v14:
// core
module core(input wire I_clk, 
    input wire I_reset,
    input wire I_irq_active,
    input wire MEM_ready,
    input wire[15:0] MEM_data_in, 
    input wire MEM_data_ready,
    output reg O_irq_ack,
    output reg MEM_exec, 
    output reg MEM_write,
    output reg[1:0] MEM_size, 
    output reg[15:0] MEM_addr, 
    output reg[15:0] MEM_data_out);
     localparam ADD     = 4'b0000;
    localparam SUB     = 4'b0001;
    localparam OR      = 4'b0010;
    localparam AND     = 4'b0011;
    localparam XOR     = 4'b0100;
    localparam NOT     = 4'b0101;
    localparam READ    = 4'b0110;
    localparam WRITE   = 4'b0111;
    localparam LOAD    = 4'b1000;
    localparam CMP     = 4'b1001;
    localparam SHIFT   = 4'b1010;
    localparam JMP     = 4'b1011;
    localparam JMPC    = 4'b1100;
    localparam SPECIAL = 4'b1101;
    localparam STACK   = 4'b1110;
     localparam FETCH         = 10'b0000000001;
    localparam DECODE        = 10'b0000000010;
    localparam REG_READ      = 10'b0000000100;
    localparam EXEC          = 10'b0000001000;
    localparam STORE         = 10'b0000010000;
    localparam REG_WRITE     = 10'b0000100000;
    localparam FETCH_IRQ_NUM = 10'b0001000000;
    localparam SAVE_PC       = 10'b0010000000;
    localparam ENTER_ISR     = 10'b0100000000;
    localparam DECREMENT_SP  = 10'b1000000000;
     localparam MEM_NOP   = 2'b00;
    localparam MEM_READ  = 2'b01;
    localparam MEM_WRITE = 2'b10;
    localparam RAM_SIZE  = 16'h8000;
    localparam APP       = 16'h0064;
    localparam TIMER1_COUNT         = RAM_SIZE - 10;
    localparam TIMER_ENABLE         = RAM_SIZE - 9;
    localparam UART_1_RW            = RAM_SIZE - 2;
    localparam UART_1_RX_DATA_READY = RAM_SIZE - 1;
    localparam UART_1_TX_READY      = RAM_SIZE;
localparam PUSH_PC_INSTRUCTION = {STACK, 4'b1110, {3{1'b1}}, 5'b00001};
reg alu_enable, decoder_enable, register_enable, pc_enable, mem_enable;
wire push_pc;
reg write_rD, pc_write, mem_write;
wire alu_pc_write, mem_ready, mem_execute, mem_data_ready, alu_write_rD, mode, irq_ack, alu_irq_enable;
wire[1:0] rD_write_pos;
reg[1:0] memory_mode, memory_size, alu_memory_size;
reg[2:0] reg_rD_select, rD_select, rA_select, rB_select;
reg[3:0] opcode;
  ...
Size: roughly 3600 cells after synthesis, roughly 290 flip-flops, roughly 58 I/O pins, ~0.025 sq mm of cells after synthesis.
export LEC_CHECK = 0
export ABC_AREA = 1
export CAP_MARGIN = 20
export CELL_PAD_IN_SITES_DETAIL_PLACEMENT = 0
export CELL_PAD_IN_SITES_GLOBAL_PLACEMENT = 1
export CORE_ASPECT_RATIO = 0.56
export CORE_MARGIN = 2
export CORE_UTILIZATION = 16
export GPL_ROUTABILITY_DRIVEN = 0
export HOLD_SLACK_MARGIN = 0.25
export MAX_ROUTING_LAYER = met5
export SLEW_MARGIN = 35
export TNS_END_PERCENT = 60
create_clock -name core_clock -period 9.13 [get_ports {I_clk}]
run.sh (not shown) runs the stock make flow with config.mk's settings and CLKGATE_MAP_FILE=.
Relative to v14, the following input files were edited for v37:
==> flow/config.mk <==
export PLATFORM = sky130hd
export DESIGN_NAME = core
export DESIGN_NICKNAME = core
export VERILOG_FILES = /design/flow/design.v
export SDC_FILE = /design/flow/constraint.sdc
export NUM_CORES = 4
export LEC_CHECK = 0
export ABC_AREA = 1
export CAP_MARGIN = 20
export CORE_MARGIN = 2
export CORE_UTILIZATION = 68
export CTS_CLUSTER_DIAMETER = 345
export CTS_CLUSTER_SIZE = 17
export SETUP_SLACK_MARGIN = -0.52
export SLEW_MARGIN = 20
==> flow/constraint.sdc <==
create_clock -name core_clock -period 5.23 [get_ports {I_clk}]
set_input_delay 1.0460 -clock core_clock [delete_from_list [all_inputs] [get_ports {I_clk}]]
set_output_delay 1.0460 -clock core_clock [all_outputs]
set_load 0.01 [all_outputs]
Findings:
- Setup slack after layout in v37 is 2.24 ns below v14.
- Compared to v14, the routing of v37 uses less wire.
- STATUS worst hold-check slack: v37 wins against v14
- | number of optimization iterations in the first detailed-route pass | v37 vs v14 | 5 higher |
- Design area of v37 falls short of that of v14 by a little under 10%.
- v37: maximum number of pins on one net before global-route repair is 11% higher than what v14 reported.
- Cell count in v37 is 28% below v14.
- Compared with v14, v37 shows number of clock-tree buffers in the layout lower by 3.
- The higher clock network fraction of total power of v37 and v14 is in v14.
--- input diff v37..v58 ---
==> flow/config.mk <==
export PLATFORM = sky130hd
export DESIGN_NAME = core
export DESIGN_NICKNAME = core
export VERILOG_FILES = /design/flow/design.v
export SDC_FILE = /design/flow/constraint.sdc
export NUM_CORES = 4
export LEC_CHECK = 0
export CAP_MARGIN = 20
export CORE_MARGIN = 2
export CORE_UTILIZATION = 40
export SETUP_SLACK_MARGIN = 1.25
export SLEW_MARGIN = 20
==> flow/constraint.sdc <==
create_clock -name core_clock -period 5.48 [get_ports {I_clk}]
set_input_delay 1.0960 -clock core_clock [delete_from_list [all_inputs] [get_ports {I_clk}]]
set_output_delay 1.0960 -clock core_clock [all_outputs]
set_load 0.01 [all_outputs]
==> comparison <==
Row count, v58 and v37, lower one = v37.
Synthesized area on v58 is ahead of v37.
Per the comparison of v58 with v37, level count of the clock H-tree higher; power higher.
v37 reports its highest layer used for signal routing as met5 while v58 reports met4.
## Diff of input files: v41 against v58
diff --git a/flow/config.mk b/flow/config.mk
--- a/flow/config.mk
+++ b/flow/config.mk
@@ -8,5 +8,8 @@
 export CAP_MARGIN = 20
 export CORE_MARGIN = 2
-export CORE_UTILIZATION = 40
-export SETUP_SLACK_MARGIN = 1.25
+export CORE_UTILIZATION = 48
+export GPL_ROUTABILITY_DRIVEN = 1
+export GPL_TIMING_DRIVEN = 0
+export MIN_ROUTING_LAYER = met2
+export PLACE_DENSITY_LB_ADDON = 0.07
 export SLEW_MARGIN = 20
==> flow/constraint.sdc <==
create_clock -name core_clock -period 4.24 [get_ports {I_clk}]
set_input_delay 0.8480 -clock core_clock [delete_from_list [all_inputs] [get_ports {I_clk}]]
set_output_delay 0.8480 -clock core_clock [all_outputs]
set_load 0.01 [all_outputs]
==> results <==
v58: flow completed, timing, DRC and antenna clean
v41 did not finish: a tool error stopped it during 5_1_grt.
Note that the core box area recorded for v58 amounts to 1.2 times the value seen in v41.
v41 vs. v58: die height dropped 8.6%, die footprint -0.010 sq mm.
## Diff of input files: v56 against v41
==> flow/config.mk <==
export PLATFORM = sky130hd
export DESIGN_NAME = core
export DESIGN_NICKNAME = core
export VERILOG_FILES = /design/flow/design.v
export SDC_FILE = /design/flow/constraint.sdc
export NUM_CORES = 4
export LEC_CHECK = 0
export CAP_MARGIN = 20
export CORE_MARGIN = 2
export CORE_UTILIZATION = 58
export SLEW_MARGIN = 20
export TNS_END_PERCENT = 5
==> flow/constraint.sdc <==
create_clock -name core_clock -period 4.69 [get_ports {I_clk}]
set_input_delay 0.9380 -clock core_clock [delete_from_list [all_inputs] [get_ports {I_clk}]]
set_output_delay 0.9380 -clock core_clock [all_outputs]
set_load 0.01 [all_outputs]
Findings:
Compared to v41, v56 has HPWL after detailed placement about 20% lower.
v56 went all the way through the flow, and no timing, DRC or antenna check failed.
v41 is listed as incomplete: the tool reported an error in 5_1_grt and the run ended there.
Pre-CTS setup slack on v56 is ahead of v41.
Width of the die went down by a little under 10% going from v41 to v56.
v56 vs. v41: post-detailed-placement cell area went down by about 0.9%.
From v41 to v56 the numbers moved as follows: chip area went down 17%; number of placement rows fell 8; number of placed cells counting well taps shrank by 227.
No activity file was given, so power comes from the tool's default toggle rates.
